==> flow/design.v (excerpt) <==
module matvecmult(
    CLK,
    RST,
    vector_x,
    vector_b,
    vector_y,
    Q,
    A,
    finish
);
Size: ~130 flip-flops, roughly 520 I/O pins, roughly 22000 um2 of cells after synthesis.
make LEC_CHECK=0 ABC_AREA=1 CAP_MARGIN=30 CELL_PAD_IN_SITES_DETAIL_PLACEMENT=0 CORE_ASPECT_RATIO=0.5 CORE_MARGIN=2 CORE_UTILIZATION=43 CTS_CLUSTER_DIAMETER=247 CTS_CLUSTER_SIZE=48 GPL_ROUTABILITY_DRIVEN=1 MIN_ROUTING_LAYER=met1 PLACE_DENSITY_LB_ADDON=0.29 SETUP_SLACK_MARGIN=-0.76 SLEW_MARGIN=20 TNS_END_PERCENT=5 finish   # period 11.2 ns
run.sh (not shown) runs the stock make flow with config.mk's settings and CLKGATE_MAP_FILE=.
==> next run, changes <==
- ABC_AREA: 1 -> 0
- CORE_ASPECT_RATIO: 0.5 -> not set
- CORE_UTILIZATION: 43 -> 58
- CTS_CLUSTER_DIAMETER: 247 -> not set
- CTS_CLUSTER_SIZE: 48 -> 61
- PLACE_DENSITY: not set -> 0.58
- PLACE_DENSITY_LB_ADDON: 0.29 -> not set
- SETUP_SLACK_MARGIN: -0.76 -> 0.16
- TNS_END_PERCENT: 5 -> 65
Effect: Global-route usage rises by 15 points. Critical path depth drops by 4. Cell area goes down by 10%.
==> next run, changes <==
- clock period: 11.2 -> 5.71 ns (I/O delays scaled with it)
=> The changed run completed and failed the layout checks on negative setup slack. Global-route usage rose by 10 points. Non-clock buffer count climbs by 235. Final cell count rises by about 8%. Worst hold slack improved by 21 ps. Synthesized cell count does not change. Die size is unchanged. First-iteration DRC count goes up by 57%.
==> next run, changes <==
- CORE_UTILIZATION: 58 -> 60
- HOLD_SLACK_MARGIN: not set -> 0.3
- MAX_ROUTING_LAYER: not set -> met4
- PLACE_DENSITY: 0.58 -> 0.54
- SETUP_SLACK_MARGIN: 0.16 -> -0.5
- clock period: 5.71 -> 5.49 ns (I/O delays scaled with it)
Result: This time the run died in 5_1_grt; synthesized area stays the same; die area came out lower by 3.3%; synthesized cell count is unchanged.

* * *

== try-ember ==
matvecmult again, from the RTL that the note above started with.
Settings: LEC_CHECK=0, ABC_AREA=1, CAP_MARGIN=20, CORE_MARGIN=2, CORE_UTILIZATION=58, CTS_CLUSTER_DIAMETER=261, CTS_CLUSTER_SIZE=99, PLACE_DENSITY=0.42, SLEW_MARGIN=20; clock period 7.37 ns.
try-ember had finished all stages when the layout checks came back failing, citing negative setup slack.
## Diff of input files: try-onyx against try-ember
- ABC_AREA removed (was 1)
- PLACE_DENSITY changed from 0.42 to 0.59
- CTS_CLUSTER_DIAMETER removed (was 261)
- MAX_ROUTING_LAYER newly set to met4
- CTS_CLUSTER_SIZE removed (was 99)
- CORE_UTILIZATION changed from 58 to 40
- the clock period (ns, I/O delays scaled along) changed from 7.37 to 10.0
==> results <==
- Across try-ember and try-onyx, a clean result was obtained everywhere but in try-ember.
- Completing all stages was not enough for try-ember: its layout failed the final checks because of negative setup slack.
- In the tables for try-ember and try-onyx, met1 routing resource usage after global routing reads higher with try-ember.
- Comparing try-ember and try-onyx, met3 routed wirelength is lower on try-onyx.
- What try-onyx reported for non-clock buffer count has to be multiplied by 1.07 to get the figure for try-ember.
- try-onyx has total length of routed wires below what try-ember had.
- Between try-ember and try-onyx, fraction of area in registers is lower for try-ember, try-onyx comes in above that.
- Wire length of the first global-routing pass, try-ember and try-onyx: lower on try-onyx
- Comparing try-ember and try-onyx, worst setup slack before clock tree synthesis is lower on try-ember.
- Critical path depth shrinks by more than 10% when moving from try-ember to try-onyx.
- try-onyx vs. try-ember: total of fill cells in the finished design picked up an extra 2306.
Inputs modified between try-onyx and try-violet:
- PLACE_DENSITY: 0.59 -> unset
- CORE_UTILIZATION: 40 -> 57
- CTS_CLUSTER_SIZE: unset -> 90
- TNS_END_PERCENT: unset -> 5
- the clock period (ns, I/O delays scaled along): 10.0 -> 5.49
Results
- Finished, but not clean: try-violet, with max-capacitance violations, max-slew violations, negative setup slack.
- Diff try-onyx -> try-violet: area fraction of clock buffers and clock inverters was more or less identical, routed wire length went up by about 16%, number of instances resized during post-cts repair went down by 25, number of ordinary and repair buffers in the finished layout went up by 7.5%.
- Compared with try-onyx, try-violet ends up with a larger final cell area.
- On worst endpoint data arrival time: try-violet sits below try-onyx.
- For the worst path setup slack after routing, try-violet came in 3.81 ns lower than try-onyx did.
- Compared with try-onyx, in try-violet worst hold margin increased by 0.023 ns relative to the old numbers, via count increased by 18% relative to the old numbers.
diff inputs: try-violet => try-tundra
- changing CORE_UTILIZATION from 57 to 65
- changing TNS_END_PERCENT from 5 to 10
- changing CTS_CLUSTER_SIZE from 90 to 99
- setting CTS_CLUSTER_DIAMETER to 264 for the first time
- removing MAX_ROUTING_LAYER (formerly met4)
- changing the clock period (ns, I/O delays scaled along) from 5.49 to 7.37
==> comparison <==
try-tundra did not finish: a tool error stopped it during 5_1_grt. try-tundra: area of the core 12% below try-violet. Compared with try-violet, try-tundra shows placement-stage cell area that has gone down slightly. Summary: with try-violet as the reference, routability congestion estimate from global placement in try-tundra moved up by a few percent. Cell resize tally after clock tree synthesis | try-tundra above try-violet. Against try-violet, detailed placement HPWL in try-tundra came out better.

* * *

Starting RTL as in the previous note.
make LEC_CHECK=0 CAP_MARGIN=20 CORE_MARGIN=2 CORE_UTILIZATION=57 CTS_CLUSTER_DIAMETER=285 SETUP_SLACK_MARGIN=-0.58 SLEW_MARGIN=20 finish   # period 8.75 ns
The first run finished but failed the layout checks on negative setup slack.
==> next run, changes <==
CORE_UTILIZATION = 52   (was 57)
CTS_CLUSTER_DIAMETER = default   (was 285)
SETUP_SLACK_MARGIN = default   (was -0.58)
clock period = 11.1 ns   (was 8.75 ns; I/O delays follow)
Now the flow completed without violations. Worst hold slack is worse by 20 ps. Core utilization is lower by 14 points. Die size goes up by 9.4%. Global-route usage came out lower by 11 points. Cell area shrinks by 8.9%. Via count came out lower by 9.5%. Cell count shrinks by 3.8%. Synthesized cell count does not change. First-iteration DRC count fell by 22%.
==> next run, changes <==
CORE_UTILIZATION = 40   (was 52)
clock period = 10.0 ns   (was 11.1 ns; I/O delays follow)
After rerunning: The new run completed without violations; flip-flop count is unchanged; sequential share of layout area goes down by 1.2 points; critical path depth goes down by 1; utilization goes down by 11 points; routed wire length goes up by about a fifth.
==> next run, changes <==
ABC_AREA = 1   (was default)
CORE_UTILIZATION = 53   (was 40)
CTS_CLUSTER_DIAMETER = 227   (was default)
CTS_CLUSTER_SIZE = 90   (was default)
GPL_TIMING_DRIVEN = 0   (was default)
PLACE_DENSITY = 0.37   (was default)
TNS_END_PERCENT = 35   (was default)
What happened: This time the run completed and failed the layout checks on negative setup slack; worst setup slack got worse by 360 ps; cell area went up slightly; die area decreases by about a fifth; register-to-register slack loses 1200 ps; global-route usage grows by 4.7 points.
==> next run, changes <==
ABC_AREA = default   (was 1)
CAP_MARGIN = 15   (was 20)
CORE_UTILIZATION = 40   (was 53)
CTS_CLUSTER_DIAMETER = default   (was 227)
CTS_CLUSTER_SIZE = default   (was 90)
MAX_ROUTING_LAYER = met5   (was default)
PLACE_DENSITY = 0.59   (was 0.37)
TNS_END_PERCENT = default   (was 35)
Result:
- This time the run ran to the end with no violations
- routed wire length increases by 15%
- via count is lower by 19%
- global-route usage falls by 1.7 points
- die area is higher by 20%
- count of clock-buffer cells in the layout does not change
- final cell count came out lower by 21%
==> next run, changes <==
ABC_AREA = 1   (was default)
CAP_MARGIN = 20   (was 15)
CORE_MARGIN = 9   (was 2)
CORE_UTILIZATION = 43   (was 40)
CTS_CLUSTER_DIAMETER = 227   (was default)
CTS_CLUSTER_SIZE = 90   (was default)
MAX_ROUTING_LAYER = default   (was met5)
PLACE_DENSITY = 0.35   (was 0.59)
TNS_END_PERCENT = 35   (was default)
Outcome: The new run reached the layout checks and failed them: negative setup slack; register-to-register slack gains 590 ps; area after synthesis is higher by 9.7%; first-iteration DRC count decreases by about 33%.

* * *

Starting RTL as in the previous note.
Settings: LEC_CHECK=0, ABC_AREA=1, CAP_MARGIN=20, CORE_MARGIN=2, CORE_UTILIZATION=52, CTS_CLUSTER_DIAMETER=227, CTS_CLUSTER_SIZE=90, GPL_TIMING_DRIVEN=0, PLACE_DENSITY=0.37, SLEW_MARGIN=20, TNS_END_PERCENT=35; clock period 10.0 ns.
The baseline completed, yet does not pass: negative setup slack.
Edit:
CORE_MARGIN = 9   (was 2)
CORE_UTILIZATION = 43   (was 52)
Effect: The new run finished with negative setup slack left; critical path depth is unchanged; via count decreases by about 4%; count of clock-buffer cells in the layout decreases by 1; clock skew stays flat; die size increases by 36%; non-clock buffer count decreases by 3.

* * *

run A:
matvecmult again, from the RTL that the note above started with.
Design matvecmult, start of the top module:
module matvecmult(
    CLK,
    RST,
    vector_x,
    vector_b,
    vector_y,
    Q,
    A,
    finish
);
Settings: LEC_CHECK=0, ABC_AREA=1, CAP_MARGIN=20, CORE_MARGIN=2, CORE_UTILIZATION=58, CTS_CLUSTER_DIAMETER=399, CTS_CLUSTER_SIZE=99, SLEW_MARGIN=20, TNS_END_PERCENT=10; clock period 7.37 ns.
Run A completed end to end; final checks failed (setup timing).
> inputs changed (run A -> run B)
Settings: swapping 99 for 98 in CTS_CLUSTER_SIZE; swapping 399 for 255 in CTS_CLUSTER_DIAMETER; clearing ABC_AREA, which used to be 1; swapping 58 for 51 in CORE_UTILIZATION; clearing TNS_END_PERCENT, which used to be 10; swapping 7.37 for 6.73 in the clock period (ns, I/O delays scaled along).
--- outcome ---
Run B ran in full, but the layout does not pass; the checks complain about setup timing.
As far as number of design rule violations left after detail routing goes, run A and run B are indistinguishable; the numbers are identical.
Run B against run A: utilization after layout decreased by 5.1 points relative to the old numbers, final cell count without fillers decreased by 1019 relative to the old numbers, worst setup slack decreased by 0.33 ns relative to the old numbers.
Looking at endpoint of the worst setup timing path, the vector_y_r[15][7] result is from run A; the vector_y_r[8][7] one comes from run B.
Effective utilization at floorplan sits lower in run B than in run A.
Changes observed in run B relative to run A: clock network area share picked up an extra 0.21 points, first-pass GRT wire length down about 4.3%.

* * *

Starting RTL as in the previous note.
make LEC_CHECK=0 ABC_AREA=1 CAP_MARGIN=30 CELL_PAD_IN_SITES_DETAIL_PLACEMENT=0 CORE_MARGIN=2 CORE_UTILIZATION=65 CTS_CLUSTER_SIZE=61 GPL_ROUTABILITY_DRIVEN=1 MIN_ROUTING_LAYER=met1 SETUP_SLACK_MARGIN=0.16 SLEW_MARGIN=20 TNS_END_PERCENT=65 finish   # period 7.65 ns
The baseline failed in 5_1_grt.
Then changed:
ABC_AREA = unset   (was 1)
CAP_MARGIN = 20   (was 30)
CELL_PAD_IN_SITES_DETAIL_PLACEMENT = unset   (was 0)
CORE_UTILIZATION = 58   (was 65)
CTS_CLUSTER_SIZE = 99   (was 61)
GPL_ROUTABILITY_DRIVEN = unset   (was 1)
MIN_ROUTING_LAYER = unset   (was met1)
SETUP_SLACK_MARGIN = unset   (was 0.16)
TNS_END_PERCENT = unset   (was 65)
clock period = 7.37 ns   (was 7.65 ns; I/O delays follow)
Result: With this change the flow completed, yet does not pass: negative setup slack. Synthesized area is lower by 8.8%. Synthesized cell count is lower by 32%. Die size is higher by 2.1%.

* * *

## run 1
matvecmult again, from the RTL that the note above started with.
export LEC_CHECK = 0
export ABC_AREA = 0
export CAP_MARGIN = 30
export CELL_PAD_IN_SITES_DETAIL_PLACEMENT = 0
export CORE_MARGIN = 2
export CORE_UTILIZATION = 58
export CTS_CLUSTER_SIZE = 61
export GPL_ROUTABILITY_DRIVEN = 1
export HOLD_SLACK_MARGIN = 0.28
export MIN_ROUTING_LAYER = met1
export PLACE_DENSITY = 0.58
export SETUP_SLACK_MARGIN = -0.56
export SLEW_MARGIN = 20
export TNS_END_PERCENT = 5
create_clock -name core_clock -period 5.71 [get_ports {CLK}]
| run 1 | all stages done | FAIL | negative setup slack |
Relative to run 1, the following input files were edited for run 2:
- clearing HOLD_SLACK_MARGIN, which used to be 0.28
- swapping -0.56 for 0.16 in SETUP_SLACK_MARGIN
- swapping 5 for 65 in TNS_END_PERCENT
- putting MAX_ROUTING_LAYER at met4 where nothing was set
- swapping 0.58 for 0.54 in PLACE_DENSITY
- swapping 58 for 57 in CORE_UTILIZATION
- swapping 5.71 for 11.2 in the clock period (ns, I/O delays scaled along)
==> comparison <==
Count of hold buffers inserted by post-cts repair: run 1 vs run 2 identical
Re arrival time at the worst endpoint: run 2 and run 1 aren't equal, and the lower value belongs to run 1.
Area of the multi-input gates down 0.0017 mm^2 in run 2 wrt run 1
Run 1 → run 2: die span in y higher; core outline area higher.
Run 2 against run 1; chip area is up slightly.
Run 2 went all the way through synthesis, placement and routing and the layout is clean on timing, DRC and antenna.
Compared to run 1, run 2 shows a wider setup margin.
met1 layer usage reported by global route up 0.27 points in run 2 wrt run 1
Taking run 1 as the reference, in run 2 count of cells along the worst hold path has increased, slew at the pin closest to its max-slew limit has decreased.
What run 3 does differently from run 2 at the input level:
- a change of GPL_ROUTABILITY_DRIVEN from 1 to 0
- a change of CELL_PAD_IN_SITES_DETAIL_PLACEMENT from 0 to 2
- a change of MIN_ROUTING_LAYER from met1 to met2
- a deleted PLACE_DENSITY that had been 0.54
- an added PLACE_DENSITY_LB_ADDON of 0.27
- a change of ABC_AREA from 0 to 1
- an added CORE_ASPECT_RATIO of 1.29
- a change of CORE_UTILIZATION from 57 to 30
### Flow results
Max core utilization before placement across run 2 and run 3: run 2. Run 3 | ERROR | global routing. Relative to run 2, the post-synth design cell area measured on run 3 has increased by a little under 10%. Min width of the die across run 2 and run 3: run 2.
The inputs of run 4 differ from those of run 3 as listed below.
- a change of PLACE_DENSITY_LB_ADDON from 0.27 to 0.29
- a change of CORE_ASPECT_RATIO from 1.29 to 1.76
- an added CTS_CLUSTER_DIAMETER of 247
- a change of CTS_CLUSTER_SIZE from 61 to 48
- a deleted MAX_ROUTING_LAYER that had been met4
- a change of GPL_ROUTABILITY_DRIVEN from 0 to 1
- a change of TNS_END_PERCENT from 65 to 5
- an added HOLD_SLACK_MARGIN of 0.3
- a change of MIN_ROUTING_LAYER from met2 to met1
- a change of SLEW_MARGIN from 20 to 0
- a change of CORE_UTILIZATION from 30 to 43
- a change of SETUP_SLACK_MARGIN from 0.16 to -0.76
- a change of CELL_PAD_IN_SITES_DETAIL_PLACEMENT from 2 to 0
[summary]
Run 4 reached the final stage; the timing, DRC and antenna checks on its layout passed. The floorplan die width of run 4 falls short of that of run 3 by about 28%. Between run 3 and run 4, the flow reports placed wire-length estimate after detailed placement decreasing by more than a quarter. Reported for run 3 and run 4, unique cell type count in the Yosys netlist turned out identical to the last digit. From run 3 to run 4, mean area per synthesized cell did not move at all. Looking at total placed cells including tap cells, run 4 sits 319 lower than run 3 does. Run 4 -> run 3: synthesized cell count delta 0, exact match. In the tables for run 3 and run 4, number of buffers inserted during clock tree synthesis reads higher with run 4. Cell row count | run 4 below run 3.
#### Input delta (run 5 over run 4)
- PLACE_DENSITY_LB_ADDON: 0.29 -> unset
- SETUP_SLACK_MARGIN: -0.76 -> unset
- HOLD_SLACK_MARGIN: 0.3 -> unset
- CTS_CLUSTER_SIZE: 48 -> 61
- CORE_ASPECT_RATIO: 1.76 -> unset
- TNS_END_PERCENT: 5 -> 65
- CORE_UTILIZATION: 43 -> 65
- SLEW_MARGIN: 0 -> 35
- CTS_CLUSTER_DIAMETER: 247 -> unset
- the clock period (ns, I/O delays scaled along): 11.2 -> 6.64
==> comparison <==
No final results exist for run 5, since it was stopped by error GRT-0116 during global routing. Changes observed in run 5 relative to run 4: die area dropped 33%; number of placement rows has decreased; detailed placer's ending HPWL roughly the same; number of buffers created by CTS has decreased. On synthesized netlist net count, run 4 tracks run 5 almost exactly. Post-synthesis share of cell area spent on full adders, half adders and majority gates came out exactly the same in run 4 and run 5. Placeable core region of run 5 falls short of that of run 4 by more than a quarter. Sort run 4 and run 5 by number of gates resized after CTS asc -> top: run 4. Die boundary height: run 5 < run 4.
